// pipelineProcessor
module pipelineProcessor(
	input clk,
	input reset,
	output [31:0]  inst_addr,
	input  [31:0]  instr,
	output [31:0]  data_addr,
	output  [31:0]  data_out,
	output        mem_read,
	output          mem_write,
	input  [31:0]  data_in
	);
Size in the first run: roughly 4500 cells after synthesis, roughly 1400 flip-flops, ~160 I/O pins, ~0.068 mm2 of cells after synthesis.
==> flow/config.mk <==
export PLATFORM = sky130hd
export DESIGN_NAME = pipelineProcessor
export DESIGN_NICKNAME = pipelineProcessor
export VERILOG_FILES = /design/flow/design.v
export SDC_FILE = /design/flow/constraint.sdc
export NUM_CORES = 4
export LEC_CHECK = 0
export CAP_MARGIN = 20
export CORE_MARGIN = 2
export CORE_UTILIZATION = 70
export CTS_CLUSTER_SIZE = 57
export GPL_TIMING_DRIVEN = 1
export PLACE_DENSITY_LB_ADDON = 0.02
export SLEW_MARGIN = 15
==> flow/constraint.sdc <==
create_clock -name core_clock -period 5.09 [get_ports {clk}]
set_input_delay 1.0180 -clock core_clock [delete_from_list [all_inputs] [get_ports {clk}]]
set_output_delay 1.0180 -clock core_clock [all_outputs]
set_load 0.01 [all_outputs]
run.sh (not shown) runs the stock make flow with config.mk's settings and CLKGATE_MAP_FILE=.
The first run never finished: it broke off in global routing.
==> next run, changes <==
Settings changed: CORE_UTILIZATION 70 to 15, CTS_CLUSTER_SIZE 57 to default, GPL_TIMING_DRIVEN 1 to default, PLACE_DENSITY from default to 0.6, PLACE_DENSITY_LB_ADDON 0.02 to default, SLEW_MARGIN 15 to 20.
Clock period 5.09 ns to 13.9 ns, I/O delays scaled along.
This time the run ran to the end with no violations; synthesized cell count does not change; die area grows to 4.6 times its value; area after synthesis does not change.
==> next run, changes <==
Settings changed: ABC_AREA from default to 0, CORE_MARGIN 2 to 6, CORE_UTILIZATION 15 to 51, PLACE_DENSITY 0.6 to 0.75, SETUP_SLACK_MARGIN from default to -0.57.
Clock period 13.9 ns to 10.3 ns, I/O delays scaled along.
What happened: Hold slack loses 0.0070 ns; setup slack gets worse by 3.1 ns; register-to-register slack loses 3.1 ns; sequential power climbs by 34%; global-route usage climbs by 18 points; total power went up by 31%.
==> next run, changes <==
Settings changed: ABC_AREA 0 to default, CORE_MARGIN 6 to 2, CORE_UTILIZATION 51 to 66, CTS_CLUSTER_SIZE from default to 58, GPL_TIMING_DRIVEN from default to 1, PLACE_DENSITY 0.75 to default, PLACE_DENSITY_LB_ADDON from default to 0.02, SETUP_SLACK_MARGIN -0.57 to default, SLEW_MARGIN 20 to 15.
Clock period 10.3 ns to 5.4 ns, I/O delays scaled along.
After rerunning: The new run reached the layout checks and failed them: negative setup slack. Count of clock-buffer cells in the layout grows by 4. Die area came out lower by 26%. Clock power came out higher by 110%. Via count went up by 18%. Critical path depth came out higher by 4. Synthesized area does not change. Hold slack gains 0.0075 ns. Core utilization goes up by 26 points. Combinational power climbs to 2.8 times its value. Total power came out higher by 120%. Final area is higher by 11%.

========
Setup of run A:
Starting RTL as in the previous note.
clock: 11.6 ns
lec_check: 0
abc_area: 0
cap_margin: 30
core_margin: 7
core_utilization: 26
hold_slack_margin: 0.1
place_density_lb_addon: 0.23
slew_margin: 20
Here is what was changed in the inputs of run B compared with run A.
==> flow/config.mk <==
export PLATFORM = sky130hd
export DESIGN_NAME = pipelineProcessor
export DESIGN_NICKNAME = pipelineProcessor
export VERILOG_FILES = /design/flow/design.v
export SDC_FILE = /design/flow/constraint.sdc
export NUM_CORES = 4
export LEC_CHECK = 0
export CAP_MARGIN = 20
export CORE_MARGIN = 2
export CORE_UTILIZATION = 40
export PLACE_DENSITY = 0.6
export SLEW_MARGIN = 20
==> flow/constraint.sdc <==
create_clock -name core_clock -period 7.73 [get_ports {clk}]
set_input_delay 1.5460 -clock core_clock [delete_from_list [all_inputs] [get_ports {clk}]]
set_output_delay 1.5460 -clock core_clock [all_outputs]
set_load 0.01 [all_outputs]
--- outcome ---
- Per the final summary, run B finished and its layout is clean on timing, DRC and antenna.
- Between run B and run A, worst hold-check slack is lower for run A, run B comes in above that.
- Compared with run A, in run B final net count went up, post-synthesis to final-layout area growth has decreased, met1 wire length fell 23%.
Inputs modified between run B and run C:
-- flow/config.mk --
<<< run B, line 9
export CORE_MARGIN = 2
export CORE_UTILIZATION = 40
export PLACE_DENSITY = 0.6
export SLEW_MARGIN = 20
>>> run C, line 9
export CORE_MARGIN = 2
export CORE_UTILIZATION = 58
export SETUP_SLACK_MARGIN = 1.5
export SLEW_MARGIN = 20
==> flow/constraint.sdc <==
create_clock -name core_clock -period 5.98 [get_ports {clk}]
set_input_delay 1.1960 -clock core_clock [delete_from_list [all_inputs] [get_ports {clk}]]
set_output_delay 1.1960 -clock core_clock [all_outputs]
set_load 0.01 [all_outputs]
Notes after the runs:
Of run C and run B, only run C fails to finish with a clean layout. Run C against run B: core utilization at floorplan up 18 points; floorplan core area down 31%; half-perimeter wire length after placement up about 6%; clock buffer instance count of the final layout down 14; clock period minus worst slack down 1.28 ns. Run C against run B: worst setup slack decreased 0.47 ns, y dimension of the die decreased about 17%, detailed-route via count increased 3141, die size decreased about 30%. Core utilization: run C vs run B up 27 points.
For run D, these inputs were changed with respect to run C:
-- flow/config.mk --
<<< run C, line 7
export LEC_CHECK = 0
export CAP_MARGIN = 20
export CORE_MARGIN = 2
export CORE_UTILIZATION = 58
export SETUP_SLACK_MARGIN = 1.5
export SLEW_MARGIN = 20
>>> run D, line 7
export LEC_CHECK = 0
export CAP_MARGIN = 5
export CORE_MARGIN = 2
export CORE_UTILIZATION = 70
export CTS_CLUSTER_SIZE = 34
export HOLD_SLACK_MARGIN = -0.09
export PLACE_DENSITY = 0.6
export SLEW_MARGIN = 20
==> flow/constraint.sdc <==
create_clock -name core_clock -period 5.46 [get_ports {clk}]
set_input_delay 1.0920 -clock core_clock [delete_from_list [all_inputs] [get_ports {clk}]]
set_output_delay 1.0920 -clock core_clock [all_outputs]
set_load 0.01 [all_outputs]
## What came out
Stage in which a tool error killed run D: 5_1_grt.
Vertical extent of the die: run D and run C compared, higher one is run C
Changes observed in run D relative to run C: die size decreased by 20000 µm² relative to the old numbers, number of clock buffers inserted by TritonCTS decreased by 2.8% relative to the old numbers, synthesized cell count closely matched the old numbers, effective utilization at floorplan increased by 12 points relative to the old numbers.
diff inputs: run D => run E
-- flow/config.mk --
<<< run D, line 7
export LEC_CHECK = 0
export CAP_MARGIN = 5
export CORE_MARGIN = 2
export CORE_UTILIZATION = 70
export CTS_CLUSTER_SIZE = 34
export HOLD_SLACK_MARGIN = -0.09
export PLACE_DENSITY = 0.6
>>> run E, line 7
export LEC_CHECK = 0
export CAP_MARGIN = 20
export CORE_MARGIN = 2
export CORE_UTILIZATION = 57
export CTS_CLUSTER_SIZE = 100
export PLACE_DENSITY = 0.6
==> flow/constraint.sdc <==
create_clock -name core_clock -period 8.52 [get_ports {clk}]
set_input_delay 1.7040 -clock core_clock [delete_from_list [all_inputs] [get_ports {clk}]]
set_output_delay 1.7040 -clock core_clock [all_outputs]
set_load 0.01 [all_outputs]
--- outcome ---
Run E was carried through to the last stage, and its layout satisfied the timing, design-rule and antenna checks.
Diff run D -> run E: synthesized netlist cell count closely matched the old numbers, arithmetic-cell share of the synthesized area counting full adders, half adders and majority gates closely matched the old numbers.
Going from run D to run E, area share of and-or/or-and cells after synthesis shows no meaningful change; die area saw an increase; height of the die went up 11%; mean post-synth cell area did not really move.
Multiplexer fraction of the synthesized cell area came out exactly the same in run E and run D.
In the tables for run E and run D, pre-placement core utilization reads higher with run D.
In terms of worst-case clock buffer depth, run D and run E differ only marginally.
Run E vs run D: worst slack at placement up in run E
Input-level comparison between run F and run E:
-- flow/config.mk --
<<< run E, line 7
export LEC_CHECK = 0
export CAP_MARGIN = 20
export CORE_MARGIN = 2
export CORE_UTILIZATION = 57
export CTS_CLUSTER_SIZE = 100
export PLACE_DENSITY = 0.6
export SLEW_MARGIN = 20
>>> run F, line 7
export LEC_CHECK = 0
export CAP_MARGIN = 5
export CORE_MARGIN = 2
export CORE_UTILIZATION = 70
export CTS_CLUSTER_SIZE = 34
export HOLD_SLACK_MARGIN = -0.09
export PLACE_DENSITY = 0.6
export SETUP_SLACK_MARGIN = 1.67
export SLEW_MARGIN = 20
==> flow/constraint.sdc <==
create_clock -name core_clock -period 5.76 [get_ports {clk}]
set_input_delay 1.1520 -clock core_clock [delete_from_list [all_inputs] [get_ports {clk}]]
set_output_delay 1.1520 -clock core_clock [all_outputs]
set_load 0.01 [all_outputs]
--- outcome ---
- The worst setup timing slack at the placement stage in run F sits 1.84 ns below the value recorded for run E.
- Die size: run F < run E
- When the final numbers for run E and run F were put side by side, the die outline height turned out to be greater in run E.
- Comparing run E and run F, the higher final RePlAce weighted congestion was measured on run F.
- Run F ended with more placed instance area than run E.
- Status: run F FAILED at 5_1_grt (tool error)

========
pipelineProcessor again, from the RTL that the note above started with.
clock: 4.48 ns
lec_check: 0
cap_margin: 5
core_margin: 2
core_utilization: 70
cts_cluster_size: 34
hold_slack_margin: -0.09
place_density: 0.6
slew_margin: 20
The starting point failed in 5_1_grt on ODB-0269.
Rerun with:
ABC_AREA = 1   (was default)
CAP_MARGIN = 35   (was 5)
CORE_UTILIZATION = 20   (was 70)
CTS_CLUSTER_SIZE = default   (was 34)
GPL_TIMING_DRIVEN = 1   (was default)
HOLD_SLACK_MARGIN = default   (was -0.09)
PLACE_DENSITY = default   (was 0.6)
PLACE_DENSITY_LB_ADDON = 0.02   (was default)
SLEW_MARGIN = 15   (was 20)
TNS_END_PERCENT = 70   (was default)
clock period = 12.0 ns   (was 4.48 ns; I/O delays follow)
=> The new run finished clean. Die area climbs to 3.6 times its value. Area after synthesis climbs by about 4%. Synthesized cell count climbs by 71%.
Rerun with:
ABC_AREA = default   (was 1)
CAP_MARGIN = 20   (was 35)
CORE_UTILIZATION = 58   (was 20)
TNS_END_PERCENT = default   (was 70)
clock period = 4.38 ns   (was 12.0 ns; I/O delays follow)
Effect: The new run finished but failed the layout checks on negative setup slack. First-iteration DRC count went up by 27%. Global-route usage went up by 16 points. Utilization went up by 50 points. Clock-buffer cell count went down by 73. Worst setup slack got worse by 5300 ps. Routed wire length went down by 41%. Power went up to 2.7 times its value.
Power figures rest on the tool's default switching activity, not on a simulated workload.
